== build 14 ==
==> flow/design.v (excerpt) <==
module ml_demodulator(
    i_clk,
    i_reset,
    i_trig,
    i_y_hat,
    i_r,
    i_rd_rdy,
    o_rd_vld,
    o_llr,
    o_hard_bit
);
For scale: roughly 7100 cells after synthesis, ~540 flip-flops, roughly 490 I/O pins.
clock: 7.8 ns
lec_check: 0
cap_margin: 15
core_margin: 2
core_utilization: 72
cts_cluster_diameter: 192
cts_cluster_size: 96
place_density: 0.6
setup_slack_margin: 1.93
slew_margin: 20
run.sh (not shown) runs the stock make flow with config.mk's settings and CLKGATE_MAP_FILE=.
Tool error GRT-0232 stopped build 14 during 5_1_grt; no final results.
[inputs] build 40 vs build 14
Settings: CORE_UTILIZATION: 72 -> 58; CAP_MARGIN: 15 -> 20; CTS_CLUSTER_DIAMETER: 192 -> unset; CTS_CLUSTER_SIZE: 96 -> unset; SETUP_SLACK_MARGIN: 1.93 -> unset; the clock period (ns, I/O delays scaled along): 7.8 -> 8.89.
==> results <==
In build 40 the implementation ran to completion but is not tape-out ready, as the final checks report setup timing.
Compared with build 14, horizontal extent of the die in build 40 increased by more than 10%.
The number of placed instances with taps included reported for build 40 is smaller than that of build 14 by about 2.2%.
For sum of net half-perimeters after detailed placement, dividing the value from build 14 by the value from build 40 gives 1.11.
Clock buffer count from CTS: build 40 > build 14
Build 40 against build 14: cell count after synthesis held steady, initial standard-cell utilization of the core shrank by 14 points, post-placement cell area shrank by 0.0030 mm², total core area grew by about 24%.
Here is what was changed in the inputs of build 62 compared with build 40.
Settings: MAX_ROUTING_LAYER newly set to met4; CORE_UTILIZATION changed from 58 to 70; the clock period (ns, I/O delays scaled along) changed from 8.89 to 8.81.
==> comparison <==
TritonCTS buffer count ended up 2 lower on build 62 than on build 40.
The number of placed instances, taps included of build 62 is lower than that of build 40.
On build 62: setup fix buffers added after clock tree synthesis is 80 higher than what build 40 gave.
Taking build 62 over build 40, the post-cts resize count ratio works out to 1.8.
Compared with build 40, in build 62 die area shows a reduction of about 17%, cell area reported after detailed placement shows a reduction of 960 µm², placed wire-length estimate after detailed placement shows an increase of 0.72%, routability congestion estimate shows an increase of about 4%, number of standard cells after synthesis shows no meaningful change.
Delta (build 62 minus build 40): core utilization at floorplan moved up, number of top-level design ports level.
For build 62, the flow was terminated by a tool error in 5_1_grt and produced no final design.
## Diff of input files: build 65 against build 62
Settings: CORE_UTILIZATION: 70 -> 16; MAX_ROUTING_LAYER: met4 -> unset; the clock period (ns, I/O delays scaled along): 8.81 -> 11.8.
### Flow results
Build 65: flow completed, timing, DRC and antenna clean. Re area after synthesis: no difference whatsoever between build 62 and build 65. From build 62 to build 65, quantity of hold-fixing buffers added after cts did not move at all. Summary of build 65 over build 62: die height went up 110%; number of instances resized during post-cts repair went down 381. Re placement row count: build 62 and build 65 aren't equal, and the lower value belongs to build 62.
Relative to build 65, the following input files were edited for build 20:
Settings: ABC_AREA: unset -> 1; CORE_UTILIZATION: 16 -> 21; CORE_MARGIN: 2 -> 8; CTS_CLUSTER_DIAMETER: unset -> 284; the clock period (ns, I/O delays scaled along): 11.8 -> 11.0.
Notes after the runs:
Between build 65 and build 20, final critical-path share of the clock period decreased. Build 65 was carried through to the last stage, and its layout satisfied the timing, DRC and antenna checks. Build 20 finished end to end and its layout was clean on timing, DRC and antenna. Compared with build 65, in build 20 proportion of final cell area spent on non-clock buffers lost 0.16 points, area occupied by multi-input gates went up 0.0016 mm². Any difference in setup slack between build 65 and build 20 is small enough to ignore.
Edits applied to the flow inputs when going from build 20 to build 90:
Settings: clearing PLACE_DENSITY, which used to be 0.6; swapping 8 for 7 in CORE_MARGIN; clearing CTS_CLUSTER_DIAMETER, which used to be 284; swapping 20 for 0 in SLEW_MARGIN; swapping 21 for 40 in CORE_UTILIZATION; swapping 11.0 for 8.51 in the clock period (ns, I/O delays scaled along).
- Build 90 completed end to end; final checks failed (setup timing).
- Taking build 20 as the reference, in build 90 critical path data arrival time now smaller, sequential share of layout area now smaller, number of vias per cell after detailed routing now larger, die area now smaller.
- Per the comparison of build 90 with build 20, clock latency on the worst-skew pair held steady; count of clock buffers in the final design grew by 11; worst hold slack after final layout grew by 5.6 ps.
- Of build 20 and build 90, the run reporting the higher synthesis-to-finish area growth was build 90.
- Highest signal layer in the routed design = met5: build 90; highest signal layer in the routed design = met4: build 20
- Between build 20 and build 90, final period utilization is higher for build 90, build 20 comes in under that.
- Note that the routed wire length recorded for build 20 amounts to 0.923 times the value seen in build 90.
